==> job 3123 <==
==> flow/design.v <==
module mult(y,a,b);  
	output logic [15:0] y;
	input  logic [7:0] a,b;
	logic [15:0] y_tmp;
	logic [7:0]  a_tmp;
	logic [7:0]  b_tmp;
	logic [14:0] c1;
	logic [10:0] c2;            
	logic [14:0] out1;
	logic [12:0] out2;
	logic [10:0] out3;
	logic [8:0]  out4;
	logic [14:0] m_temp0;
	logic [13:0] m_temp1;
	logic [12:0] m_temp2;
	logic [11:0] m_temp3;
	logic [10:0] m_temp4;
	logic [9:0]  m_temp5;
	logic [8:0]  m_temp6;
	logic [7:0]  m_temp7;
	always_comb
		begin
			if(a[7])
				begin
					a_tmp = ~a+1'b1;
					if(b[7])
						begin
							b_tmp = ~b+1'b1;
							y = y_tmp ;
						end
					else
						begin
							b_tmp = b;
							y = ~y_tmp+1'b1;
						end
				end
			else
				begin
					a_tmp = a;
					if(b[7])
						begin
							b_tmp = ~b+1'b1;
							y = ~y_tmp+1'b1;
						end
					else
						begin
							b_tmp = b;
							y = y_tmp;
						end
				end
		end
	always_comb
		begin
			out1 = m_temp0 + m_temp1;
			out2 = m_temp2 + m_temp3;
			out3 = m_temp4 + m_temp5;
			out4 = m_temp6 + m_temp7;
			c1   = out1    + out2;
			c2   = out3    + out4;
			y_tmp= c1      + c2;
		end
	always_comb
		begin		
			m_temp0[14:7] = b_tmp[7]?a_tmp:8'b00000000;
			m_temp0[6:0]  = 7'b0000000;
			m_temp1[13:6] = b_tmp[6]?a_tmp:8'b00000000;
			m_temp1[5:0]  = 6'b000000;
			m_temp2[12:5] = b_tmp[5]?a_tmp:8'b00000000;
			m_temp2[4:0]  = 5'b00000;
			m_temp3[11:4] = b_tmp[4]?a_tmp:8'b00000000;
			m_temp3[3:0]  = 4'b0000;
			m_temp4[10:3] = b_tmp[3]?a_tmp:8'b00000000;
			m_temp4[2:0]  = 3'b000;
			m_temp5[9:2]  = b_tmp[2]?a_tmp:8'b00000000;
			m_temp5[1:0]  = 2'b00;
			m_temp6[8:1]  = b_tmp[1]?a_tmp:8'b00000000;
			m_temp6[0]    = 1'b0;
			m_temp7       = b_tmp[0]?a_tmp:8'b00000000;
		end
endmodule
	module cnm(rep,imp,rea,ima,req,imq);  
	output logic signed[15:0] rep, imp;
	input  logic signed[7:0] rea, req, ima, imq;
	logic signed[15:0] y0,y1,y2,y3;
	mult reaXreq (.y(y0), .a(rea), .b(req));
	mult imaXimq (.y(y1), .a(ima), .b(imq));
	mult reaXimq (.y(y2), .a(rea), .b(imq));
	mult imaXreq (.y(y3), .a(ima), .b(req));
	always_comb
		begin
			rep = y0-y1;
			imp = y2+y3;
		end
endmodule
module cnm_top (
    input  logic               clk,
    input  logic               rst,
    input  logic               in_valid,
    input  logic signed [7:0]  rea,
    input  logic signed [7:0]  ima,
    input  logic signed [7:0]  req,
    input  logic signed [7:0]  imq,
    output logic               out_valid,
    output logic signed [15:0] rep,
    output logic signed [15:0] imp
);
    logic signed [7:0]  rea_r, ima_r, req_r, imq_r;
    logic               valid_r;
    logic signed [15:0] rep_c, imp_c;
    cnm cnm (.rep(rep_c), .imp(imp_c), .rea(rea_r), .ima(ima_r), .req(req_r), .imq(imq_r));
    always_ff @(posedge clk) begin
        rea_r <= rea;
        ima_r <= ima;
        req_r <= req;
        imq_r <= imq;
        rep   <= rep_c;
        imp   <= imp_c;
        if (rst) begin
            valid_r   <= 1'b0;
            out_valid <= 1'b0;
        end else begin
            valid_r   <= in_valid;
            out_valid <= valid_r;
        end
    end
endmodule
==> flow/run.sh <==
#!/bin/bash
# the make line also repeats each setting of config.mk as NAME=value (left out here)
make -C /OpenROAD-flow-scripts/flow DESIGN_CONFIG=/design/flow/config.mk WORK_HOME=/design/flow/orfs CLKGATE_MAP_FILE= finish
==> flow/config.mk <==
export PLATFORM = sky130hd
export DESIGN_NAME = cnm_top
export DESIGN_NICKNAME = cnm_top
export VERILOG_FILES = /design/flow/design.v
export SDC_FILE = /design/flow/constraint.sdc
export NUM_CORES = 4
export LEC_CHECK = 0
export ABC_AREA = 1
export CAP_MARGIN = 20
export CORE_MARGIN = 2
export CORE_UTILIZATION = 72
export CTS_CLUSTER_DIAMETER = 228
export CTS_CLUSTER_SIZE = 22
export PLACE_DENSITY_LB_ADDON = 0.26
export SETUP_SLACK_MARGIN = 1.73
export SLEW_MARGIN = 20
==> flow/constraint.sdc <==
create_clock -name core_clock -period 7.24 [get_ports {clk}]
set_input_delay 1.4480 -clock core_clock [delete_from_list [all_inputs] [get_ports {clk}]]
set_output_delay 1.4480 -clock core_clock [all_outputs]
set_load 0.01 [all_outputs]
==> job 4140 (differences from job 3123) <==
==> flow/config.mk (replaced) <==
export PLATFORM = sky130hd
export DESIGN_NAME = cnm_top
export DESIGN_NICKNAME = cnm_top
export VERILOG_FILES = /design/flow/design.v
export SDC_FILE = /design/flow/constraint.sdc
export NUM_CORES = 4
export LEC_CHECK = 0
export CAP_MARGIN = 20
export CORE_MARGIN = 2
export CORE_UTILIZATION = 40
export SLEW_MARGIN = 20
==> flow/constraint.sdc (replaced) <==
create_clock -name core_clock -period 6.85 [get_ports {clk}]
set_input_delay 1.3700 -clock core_clock [delete_from_list [all_inputs] [get_ports {clk}]]
set_output_delay 1.3700 -clock core_clock [all_outputs]
set_load 0.01 [all_outputs]
==> summary of the runs <==
- Job 3123 never finished: it broke off in global routing (5_1_grt) with GRT-0232. Job 4140 completed without violations.
- Between job 3123 and job 4140, the lower area after synthesis is in job 4140 (gap 9.1%, measured against job 4140).
- Of job 4140 and job 3123, job 4140 has the higher die size (gap 63%, measured against job 3123).
- Between job 4140 and job 3123, the lower synthesized cell count is in job 4140 (gap about 24%, measured against job 3123).

========
==> indigo <==
// cnm_top: RTL as listed in full above, without the edits since
export LEC_CHECK = 0
export ABC_AREA = 1
export CAP_MARGIN = 20
export CORE_ASPECT_RATIO = 0.5
export CORE_MARGIN = 8
export CORE_UTILIZATION = 66
export CTS_CLUSTER_DIAMETER = 203
export CTS_CLUSTER_SIZE = 100
export SLEW_MARGIN = 20
export TNS_END_PERCENT = 20
create_clock -name core_clock -period 7.0 [get_ports {clk}]
run.sh (not shown) runs the stock make flow with config.mk's settings and CLKGATE_MAP_FILE=.
==> pepper: changes against indigo <==
==> flow/config.mk (replaced) <==
export PLATFORM = sky130hd
export DESIGN_NAME = cnm_top
export DESIGN_NICKNAME = cnm_top
export VERILOG_FILES = /design/flow/design.v
export SDC_FILE = /design/flow/constraint.sdc
export NUM_CORES = 4
export LEC_CHECK = 0
export ABC_AREA = 0
export CAP_MARGIN = 20
export CORE_ASPECT_RATIO = 1.84
export CORE_MARGIN = 2
export CORE_UTILIZATION = 35
export CTS_CLUSTER_DIAMETER = 378
export CTS_CLUSTER_SIZE = 100
export SLEW_MARGIN = 20
==> nickel: changes against indigo <==
--- a/flow/config.mk
+++ b/flow/config.mk
@@ -9,4 +9,4 @@
 export CAP_MARGIN = 20
-export CORE_ASPECT_RATIO = 0.5
-export CORE_MARGIN = 8
+export CORE_ASPECT_RATIO = 1.84
+export CORE_MARGIN = 2
 export CORE_UTILIZATION = 66
@@ -14,2 +14,3 @@
 export CTS_CLUSTER_SIZE = 100
+export PLACE_DENSITY = 0.87
 export SLEW_MARGIN = 20
==> summary of the runs <==
Via count: nickel > indigo > pepper. Worst setup slack, highest first: indigo, nickel, pepper. Critical path depth, lowest first: pepper, indigo, nickel. Die area, lowest first: nickel, indigo, pepper. Against indigo, the final area of pepper is larger by about 5%. The lowest global-route usage belongs to pepper, the highest to nickel. Of pepper and indigo, pepper has the higher count of clock-buffer cells in the layout (gap 1). Routed wire length: pepper is higher than indigo (about 2.7%). Of indigo and nickel, nickel has the higher first-iteration DRC count (gap 3.8%, measured against nickel).

========
==> wip/cedar: inputs <==
Starts from the design.v that is shown in full above.
Settings: LEC_CHECK=0, ABC_AREA=1, CAP_MARGIN=20, CORE_MARGIN=2, CORE_UTILIZATION=62, SLEW_MARGIN=20; clock period 7.94 ns.
==> inputs of wip/quartz, as changes to wip/cedar <==
ABC_AREA = unset   (was 1)
CORE_UTILIZATION = 72   (was 62)
CTS_CLUSTER_DIAMETER = 354   (was unset)
CTS_CLUSTER_SIZE = 27   (was unset)
MAX_ROUTING_LAYER = met4   (was unset)
PLACE_DENSITY_LB_ADDON = 0.21   (was unset)
SETUP_SLACK_MARGIN = 0.61   (was unset)
SLEW_MARGIN = 40   (was 20)
==> flow/constraint.sdc (replaced) <==
create_clock -name core_clock -period 2.11 [get_ports {clk}]
set_input_delay 0.4220 -clock core_clock [delete_from_list [all_inputs] [get_ports {clk}]]
set_output_delay 0.4220 -clock core_clock [all_outputs]
set_load 0.01 [all_outputs]
==> qor summary <==
quantity                                                                     wip/quartz                 wip/cedar
Overall die width                                                              135.6 um                  152.1 um
Complex Gates by Area                                                            0.1525                   0.08787
Core region area                                                             17,120 um2                21,690 um2
AND/OR/NAND/NOR Cells, Area Fraction                                             0.1887                    0.3085
Run status                                                    aborted with a tool error  no timing/DRC/antenna violations
Last stage reached                                                         3_5_place_dp                         -
Yosys adder share                                                                0.3071                    0.2816
Most repeated cell in the gate-level netlist after synthesis    sky130_fd_sc_hd__nor2_1  sky130_fd_sc_hd__nand2_1
Chip footprint                                                               18,380 um2                23,130 um2
Xor/xnor share of the synthesized area                                           0.1820                    0.1067
Post-Synthesis Cell Area                                                     12,470 um2                13,600 um2
Mean instance size in the synthesized netlist                                 7.714 um2                 6.387 um2
Post-synthesis cell type count                                                       57                        42
Net count entering floorplan                                                      1,915                     2,428
Mux frac, synth                                                                0.004115                         0
Global placement routability congestion                                           1.071                    0.9438
Number of cell rows                                                                  48                        54
Area fraction of the dominant cell type after synthesis                          0.1947                    0.1785

========
==> 12-14: inputs <==
RTL: the design.v shown in full above, as it stands there.
clock: 6.9 ns
lec_check: 0
cap_margin: 0
cell_pad_in_sites_detail_placement: 0
core_aspect_ratio: 0.88
core_margin: 2
core_utilization: 72
cts_cluster_size: 36
gpl_timing_driven: 1
place_density_lb_addon: 0.0
slew_margin: 40
tns_end_percent: 20
==> 02-16 (differences from 12-14) <==
==> flow/config.mk (replaced) <==
export PLATFORM = sky130hd
export DESIGN_NAME = cnm_top
export DESIGN_NICKNAME = cnm_top
export VERILOG_FILES = /design/flow/design.v
export SDC_FILE = /design/flow/constraint.sdc
export NUM_CORES = 4
export LEC_CHECK = 0
export CAP_MARGIN = 20
export CORE_MARGIN = 2
export CORE_UTILIZATION = 40
export CTS_CLUSTER_SIZE = 20
export SLEW_MARGIN = 35
export TNS_END_PERCENT = 80
==> flow/constraint.sdc (replaced) <==
create_clock -name core_clock -period 7.0 [get_ports {clk}]
set_input_delay 1.4000 -clock core_clock [delete_from_list [all_inputs] [get_ports {clk}]]
set_output_delay 1.4000 -clock core_clock [all_outputs]
set_load 0.01 [all_outputs]
==> 02-25 (differences from 12-14) <==
==> flow/config.mk (replaced) <==
export PLATFORM = sky130hd
export DESIGN_NAME = cnm_top
export DESIGN_NICKNAME = cnm_top
export VERILOG_FILES = /design/flow/design.v
export SDC_FILE = /design/flow/constraint.sdc
export NUM_CORES = 4
export LEC_CHECK = 0
export ABC_AREA = 1
export CAP_MARGIN = 20
export CORE_MARGIN = 2
export CORE_UTILIZATION = 66
export CTS_CLUSTER_DIAMETER = 41
export CTS_CLUSTER_SIZE = 71
export SLEW_MARGIN = 20
==> flow/constraint.sdc (replaced) <==
create_clock -name core_clock -period 6.54 [get_ports {clk}]
set_input_delay 1.3080 -clock core_clock [delete_from_list [all_inputs] [get_ports {clk}]]
set_output_delay 1.3080 -clock core_clock [all_outputs]
set_load 0.01 [all_outputs]
==> results <==
- 12-14 ran to the end with violations: negative setup slack. 02-25 completed without violations. 02-16 passed the timing, design-rule and antenna checks.
- In synthesized area, 12-14 and 02-16 do not differ.
- Of 02-16 and 12-14, 12-14 has the higher global-route usage (gap 16 points).
- In 12-14 the clock skew is higher than in 02-25, by 0.017 ns.
- Via count, highest first: 02-25, 12-14, 02-16.
- The highest sequential share of layout area belongs to 02-16, the lowest to 02-25.
- In first-iteration DRC count, 12-14 is at 2.7 times the value of 02-16.
- Wire length: 12-14 > 02-25 > 02-16.
==> figures <==
metric	12-14	02-16	02-25
Outcome	finished with violations	finished clean	finished clean
Violated checks	negative setup slack	-	-
First-pass GRT wire length	52.76 mm	53.03 mm	59.65 mm
Hold_ws	0.4526 ns	0.4516 ns	0.4162 ns
Maximum number of pins on one net before global-route repair	17	14	19
Count of plain and timing-repair buffers	199	187	172
Number of distinct standard cells referenced by the synthesized netlist	57	57	42
Final setup skew	0.02469 ns	0.01174 ns	0.008183 ns
Share of the yosys chip area belonging to registers	10.60%	10.60%	9.717%
Share of the final layout cell area in sequential cells	8.506%	8.615%	8.158%
Total via count after detailed routing	13360	11280	14270
Post-Route Setup TNS	-0.7845 ns	0 ns	0 ns
Detailed-routed wire length on met3	4.494 mm	1.133 mm	3.074 mm
Area of the multi-input gates	0.01145 sq mm	0.01114 sq mm	0.01140 sq mm
Max incr delay on CP	0.59 ns	0.55 ns	0.55 ns
Footprint of the flip-flops and latches	0.001333 sq mm	0.001336 sq mm	0.001335 sq mm
